==> violet <==
## calc
module calc(
    input clk,  
    input rst_n,  
    input [7:0] num,
    input [2:0] op,
    input start,
    output reg [15:0] result,
    output reg [15:0] display_val,  
    output [2:0] led_op,  
    output reg stop
);
make LEC_CHECK=0 ABC_AREA=1 CAP_MARGIN=0 CELL_PAD_IN_SITES_DETAIL_PLACEMENT=1 CELL_PAD_IN_SITES_GLOBAL_PLACEMENT=1 CORE_ASPECT_RATIO=1.47 CORE_MARGIN=9 CORE_UTILIZATION=40 GPL_ROUTABILITY_DRIVEN=0 MAX_ROUTING_LAYER=met5 MIN_ROUTING_LAYER=met1 PLACE_DENSITY=0.6 SLEW_MARGIN=20 TNS_END_PERCENT=15 finish   # period 70.1 ns
run.sh (not shown) runs the stock make flow with config.mk's settings and CLKGATE_MAP_FILE=.
==> inputs of cedar, as changes to violet <==
==> flow/config.mk (replaced) <==
export PLATFORM = sky130hd
export DESIGN_NAME = calc
export DESIGN_NICKNAME = calc
export VERILOG_FILES = /design/flow/design.v
export SDC_FILE = /design/flow/constraint.sdc
export NUM_CORES = 4
export LEC_CHECK = 0
export CAP_MARGIN = 20
export CORE_ASPECT_RATIO = 0.5
export CORE_MARGIN = 2
export CORE_UTILIZATION = 40
export HOLD_SLACK_MARGIN = 0.3
export PLACE_DENSITY = 0.6
export SETUP_SLACK_MARGIN = -2.0
export SLEW_MARGIN = 20
export TNS_END_PERCENT = 5
==> flow/constraint.sdc (replaced) <==
create_clock -name core_clock -period 55.0 [get_ports {clk}]
set_input_delay 11.0000 -clock core_clock [delete_from_list [all_inputs] [get_ports {clk}]]
set_output_delay 11.0000 -clock core_clock [all_outputs]
set_load 0.01 [all_outputs]
==> inputs of zinc, as changes to violet <==
==> flow/config.mk (replaced) <==
export PLATFORM = sky130hd
export DESIGN_NAME = calc
export DESIGN_NICKNAME = calc
export VERILOG_FILES = /design/flow/design.v
export SDC_FILE = /design/flow/constraint.sdc
export NUM_CORES = 4
export LEC_CHECK = 0
export CAP_MARGIN = 0
export CORE_MARGIN = 2
export CORE_UTILIZATION = 72
export CTS_CLUSTER_DIAMETER = 351
export CTS_CLUSTER_SIZE = 34
export SETUP_SLACK_MARGIN = -0.99
export SLEW_MARGIN = 20
==> flow/constraint.sdc (replaced) <==
create_clock -name core_clock -period 16.7 [get_ports {clk}]
set_input_delay 3.3400 -clock core_clock [delete_from_list [all_inputs] [get_ports {clk}]]
set_output_delay 3.3400 -clock core_clock [all_outputs]
set_load 0.01 [all_outputs]
==> results <==
quantity                                                                      violet                 cedar                               zinc
CTS tree                                                                         yes                   yes                                  -
Startpoint kind of the worst setup timing path                              register              register                                  -
Number of standard cells in the final layout excluding fillers                  6635                  5887                                  -
Sequential cell area                                                    0.001743 mm²          0.001745 mm²                                  -
Via count of the first global-routing pass                                     37950                 32960                                  -
CTS resizes                                                                        0                     0                                  -
Total placed cells including tap cells                                          6619                  5830                                  -
Category of the most critical setup path                        register to register  register to register                                  -
CP Launch Point                                                    a[1]$_SDFFE_PN0P_     b[0]$_SDFFE_PN0P_                                  -
Iteration-0 DRC count of the detailed router                                    1498                  3338                                  -
CTS H-tree depth                                                                   3                     3                                  -
Result of the run                                                     finished clean        finished clean          aborted with a tool error
Stage where the flow stopped                                                       -                     -  detailed placement (3_5_place_dp)
Net count after synthesis                                                       6075                  5158                               5158
Avg Synthesized Cell Area                                                  6.083 µm²             7.043 µm²                          7.043 µm²
Yosys chip area                                                          0.03369 mm²           0.03255 mm²                        0.03255 mm²
Complex-gate fraction of the synthesized area                                 0.1812                0.2976                             0.2976
Path length in cells of the critical path                                        285                   292                                  -


==> inputs of run a <==
==> flow/design.v <==
module half_addr(
    input a,
    input b,
    output sum,
    output carry  
);
assign sum = a ^ b;
assign carry = a & b;
endmodule
module full_addr(
    input a,
    input b,
    input cin,  
    output sum,
    output carry  
);
assign sum = a ^ b ^ cin;
assign carry = (a & b) | (cin & (a ^ b));
endmodule
module i4_addr(
    input  [3:0] a,           
    input  [3:0] b,           
    input        cin,         
    input        valid_in,    
    output [3:0] sum,         
    output       group_g,     
    output       group_p,     
    output       ready_out    
);
wire [3:0] g, p;
assign g = a & b;           
assign p = a | b;           
wire c1, c2, c3;
assign c1 = g[0] | (p[0] & cin);
assign c2 = g[1] | (p[1] & g[0]) | (p[1] & p[0] & cin);
assign c3 = g[2] | (p[2] & g[1]) | (p[2] & p[1] & g[0]) | (p[2] & p[1] & p[0] & cin);
assign group_g = g[3] | (p[3] & g[2]) | (p[3] & p[2] & g[1]) | (p[3] & p[2] & p[1] & g[0]);
assign group_p = p[3] & p[2] & p[1] & p[0];
assign sum[0] = a[0] ^ b[0] ^ cin;
assign sum[1] = a[1] ^ b[1] ^ c1;
assign sum[2] = a[2] ^ b[2] ^ c2;
assign sum[3] = a[3] ^ b[3] ^ c3;
reg ready_out_reg;
always @(*) begin
    if (valid_in) begin
        ready_out_reg = 1'b1;
    end else begin
        ready_out_reg = 1'b0;
    end
end
assign ready_out = ready_out_reg;
endmodule
module i8_addr(
    input  [7:0] a,           
    input  [7:0] b,           
    input        cin,         
    input        valid_in,    
    output [7:0] sum,         
    output       group_g,     
    output       group_p,     
    output       ready_out    
);
wire [3:0] a_low  = a[3:0];
wire [3:0] a_high = a[7:4];
wire [3:0] b_low  = b[3:0];
wire [3:0] b_high = b[7:4];
wire c4;                
wire g_low, p_low;      
wire g_high, p_high;    
wire ready_low, ready_high;
i4_addr cla_low(
    .a(a_low), .b(b_low), .cin(cin), .valid_in(valid_in),
    .sum(sum[3:0]), .group_g(g_low), .group_p(p_low), .ready_out(ready_low)
);
i4_addr cla_high(
    .a(a_high), .b(b_high), .cin(c4), .valid_in(valid_in),
    .sum(sum[7:4]), .group_g(g_high), .group_p(p_high), .ready_out(ready_high)
);
assign c4 = g_low | (p_low & cin);
assign group_g = g_high | (p_high & g_low);
assign group_p = p_high & p_low;
assign ready_out = ready_low & ready_high;
endmodule
module i16_add(
    input  [15:0] a,          
    input  [15:0] b,          
    input        valid_in,    
    output [15:0] sum,        
    output       carry_out,   
    output       ready_out    
);
wire [7:0] a_low  = a[7:0];   
wire [7:0] a_high = a[15:8];  
wire [7:0] b_low  = b[7:0];
wire [7:0] b_high = b[15:8];
wire c0, c8;                
wire g_low, p_low;          
wire g_high, p_high;        
wire ready_low, ready_high; 
assign c0 = 1'b0;           
i8_addr cla_low_8bit(
    .a(a_low), .b(b_low), .cin(c0), .valid_in(valid_in),
    .sum(sum[7:0]), .group_g(g_low), .group_p(p_low), .ready_out(ready_low)
);
i8_addr cla_high_8bit(
    .a(a_high), .b(b_high), .cin(c8), .valid_in(valid_in),
    .sum(sum[15:8]), .group_g(g_high), .group_p(p_high), .ready_out(ready_high)
);
assign c8 = g_low | (p_low & c0);                   
assign carry_out = g_high | (p_high & g_low) | (p_high & p_low & c0);  
assign ready_out = ready_low & ready_high;
endmodule
module i16_sub(
    input  [15:0] a,          
    input  [15:0] b,          
    input        valid_in,    
    output [15:0] diff,       
    output       borrow_out,  
    output       ready_out    
);
wire [15:0] b_neg = ~b;  
wire [7:0] a_low  = a[7:0];
wire [7:0] a_high = a[15:8];
wire [7:0] b_low  = b_neg[7:0];
wire [7:0] b_high = b_neg[15:8];
wire c0, c8;               
wire g_low, p_low;         
wire g_high, p_high;       
wire ready_low, ready_high;
wire carry_result;
assign c0 = 1'b1;           
i8_addr cla_low_8bit(
    .a(a_low), .b(b_low), .cin(c0), .valid_in(valid_in),
    .sum(diff[7:0]), .group_g(g_low), .group_p(p_low), .ready_out(ready_low)
);
i8_addr cla_high_8bit(
    .a(a_high), .b(b_high), .cin(c8), .valid_in(valid_in),
    .sum(diff[15:8]), .group_g(g_high), .group_p(p_high), .ready_out(ready_high)
);
assign c8 = g_low | (p_low & c0);
assign carry_result = g_high | (p_high & g_low) | (p_high & p_low & c0);
assign borrow_out = ~carry_result;
assign ready_out = ready_low & ready_high;
endmodule
module i16_mul(
    input signed [15:0] a,    
    input signed [15:0] b,    
    input        valid_in,
    output signed [15:0] prod,  
    output       ready_out
);
wire sign_a = a[15];
wire sign_b = b[15];
wire sign_res = sign_a ^ sign_b;
wire [15:0] abs_a = sign_a ? (~a + 1'b1) : a;
wire [15:0] abs_b = sign_b ? (~b + 1'b1) : b;
reg [15:0] abs_prod;
integer i;
always @(*) begin
    abs_prod = 16'd0;
    for(i = 0; i < 16; i = i + 1) begin
        if(abs_b[i]) begin
            abs_prod = abs_prod + (abs_a << i);
        end
    end
end
assign prod = sign_res ? (~abs_prod + 1'b1) : abs_prod;
assign ready_out = valid_in;
endmodule
module i16_div(
    input signed [15:0] a,    
    input signed [15:0] b,    
    input        valid_in,
    output signed [15:0] quot,  
    output       ready_out
);
wire sign_a = a[15];
wire sign_b = b[15];
wire sign_res = sign_a ^ sign_b;
wire [15:0] abs_a = sign_a ? (~a + 1'b1) : a;
wire [15:0] abs_b = sign_b ? (~b + 1'b1) : b;
reg [15:0] abs_quot;
reg [31:0] temp_r;  
integer i;
always @(*) begin
    temp_r = 32'd0;
    if (abs_b == 0) begin
        abs_quot = 16'hFFFF;  
    end else begin
        abs_quot = 16'd0;
        temp_r = 32'd0;
        for(i = 15; i >= 0; i = i - 1) begin
            temp_r = temp_r << 1;
            temp_r[0] = abs_a[i];  
            if(temp_r >= {16'd0, abs_b}) begin
                temp_r = temp_r - {16'd0, abs_b};
                abs_quot[i] = 1'b1;
            end
        end
    end
end
assign quot = sign_res ? (~abs_quot + 1'b1) : abs_quot;
assign ready_out = valid_in;
endmodule
module calc(
    input clk,  
    input rst_n,  
    input [7:0] num,
    input [2:0] op,
    input start,
    output reg [15:0] result,
    output reg [15:0] display_val,  
    output [2:0] led_op,  
    output reg stop
);
reg [15:0] local_result;
reg local_stop;
localparam ADD = 3'd6;
localparam SUB = 3'd5;
localparam MUL = 3'd4;
localparam DIV = 3'd1;
localparam ENT = 3'd2;
localparam CLR = 3'd3;
reg [15:0] a, b;
reg [2:0] local_op;
assign led_op = local_op;  
wire [15:0] res_add, res_sub, res_mul, res_div;
i16_add u_add(.a(a), .b(b), .valid_in(1'b1), .sum(res_add), .carry_out(), .ready_out());
i16_sub u_sub(.a(a), .b(b), .valid_in(1'b1), .diff(res_sub), .borrow_out(), .ready_out());
i16_mul u_mul(.a(a), .b(b), .valid_in(1'b1), .prod(res_mul), .ready_out());
i16_div u_div(.a(a), .b(b), .valid_in(1'b1), .quot(res_div), .ready_out());
localparam S_INPUT_A = 2'b00;
localparam S_INPUT_B = 2'b01;
reg [2:0] state;
always @(posedge clk) begin
	if (~rst_n) begin
    	local_stop <= 0;
        a <= 0;
        b <= 0;
        local_result <= 0;
        display_val <= 0;
        local_op <= 0;
        state <= S_INPUT_A;
    end else begin
        if (~start&local_stop) begin
        local_stop <= 0;
        end else if (start&~local_stop) begin
            case (state)
            S_INPUT_A: begin
                if (op == CLR) begin
                    a <= 0; b <= 0; display_val <= 0; local_result <= 0; local_op <= 0;
                end else if (op == ADD || op == SUB || op == MUL || op == DIV) begin
                    local_op <= op;
                    b <= 0;
                    state <= S_INPUT_B;
                end else if (op == 0) begin
                    a <= a * 16'd10 + {8'd0, num};
                    display_val <= a * 16'd10 + {8'd0, num};
                end
            end
            S_INPUT_B: begin
                if (op == CLR) begin
                    a <= 0; b <= 0; display_val <= 0; local_result <= 0; local_op <= 0;
                    state <= S_INPUT_A;
                end else if (op == ENT) begin
                    case (local_op)
                    ADD: begin local_result <= res_add; display_val <= res_add; end
                    SUB: begin local_result <= res_sub; display_val <= res_sub; end
                    DIV: begin local_result <= res_div; display_val <= res_div; end
                    MUL: begin local_result <= res_mul; display_val <= res_mul; end
                    endcase
                    a <= 0;
                    local_op <= 0;  
                    state <= S_INPUT_A;
                end else if (op == 0) begin
                    b <= b * 16'd10 + {8'd0, num};
                    display_val <= b * 16'd10 + {8'd0, num};
                end
            end
            endcase
            local_stop <= 1;
        end
    end
end
always @(posedge clk) begin
    result <= local_result;
    stop <= local_stop;
end
endmodule
==> flow/run.sh <==
#!/bin/bash
# the make line also repeats each setting of config.mk as NAME=value (left out here)
make -C /OpenROAD-flow-scripts/flow DESIGN_CONFIG=/design/flow/config.mk WORK_HOME=/design/flow/orfs CLKGATE_MAP_FILE= finish
==> flow/config.mk <==
export PLATFORM = sky130hd
export DESIGN_NAME = calc
export DESIGN_NICKNAME = calc
export VERILOG_FILES = /design/flow/design.v
export SDC_FILE = /design/flow/constraint.sdc
export NUM_CORES = 4
export LEC_CHECK = 0
export CAP_MARGIN = 20
export CORE_MARGIN = 2
export CORE_UTILIZATION = 72
export CTS_CLUSTER_SIZE = 10
export HOLD_SLACK_MARGIN = -0.09
export PLACE_DENSITY_LB_ADDON = 0.26
export SLEW_MARGIN = 20
==> flow/constraint.sdc <==
create_clock -name core_clock -period 32.1 [get_ports {clk}]
set_input_delay 6.4200 -clock core_clock [delete_from_list [all_inputs] [get_ports {clk}]]
set_output_delay 6.4200 -clock core_clock [all_outputs]
set_load 0.01 [all_outputs]
==> run b (differences from run a) <==
CORE_UTILIZATION = 68   (was 72)
CTS_CLUSTER_SIZE = 28   (was 10)
HOLD_SLACK_MARGIN = unset   (was -0.09)
PLACE_DENSITY = 0.6   (was unset)
PLACE_DENSITY_LB_ADDON = unset   (was 0.26)
==> flow/constraint.sdc (replaced) <==
create_clock -name core_clock -period 44.6 [get_ports {clk}]
set_input_delay 8.9200 -clock core_clock [delete_from_list [all_inputs] [get_ports {clk}]]
set_output_delay 8.9200 -clock core_clock [all_outputs]
set_load 0.01 [all_outputs]
==> comparison table <==
	run a	run b
Result of the run	stopped before the end	stopped before the end
Stage where the flow stopped	detailed placement (3_5_place_dp)	global routing (5_1_grt)
Yosys chip area	0.03255 sq mm	0.03255 sq mm
Number of enable-type register cells in the synthesized netlist	0	0
Core Density at Floorplan	73.30%	68.47%
Number of rows in the core area	77	80
Dominant flop cell	dfxtp_1	dfxtp_1
Post-synth seq share	5.350%	5.350%
Syn avg cell area	7.043 sq um	7.043 sq um
Die Y-Extent	216.6 um	222.8 um
Horizontal die dimension	216.6 um	222.8 um
Port Buffers	49	49
Chip area	0.04693 sq mm	0.04964 sq mm
Syn nets	5,158	5,158
I/O pins	50	50
Yosys top cell area share	18.60%	18.60%
Routability congestion estimate from global placement	1.110	1.085
Arithmetic-cell share of the synthesized area counting full adders, half adders and majority gates	20.94%	20.94%
Placeable core area	0.04441 sq mm	0.04755 sq mm
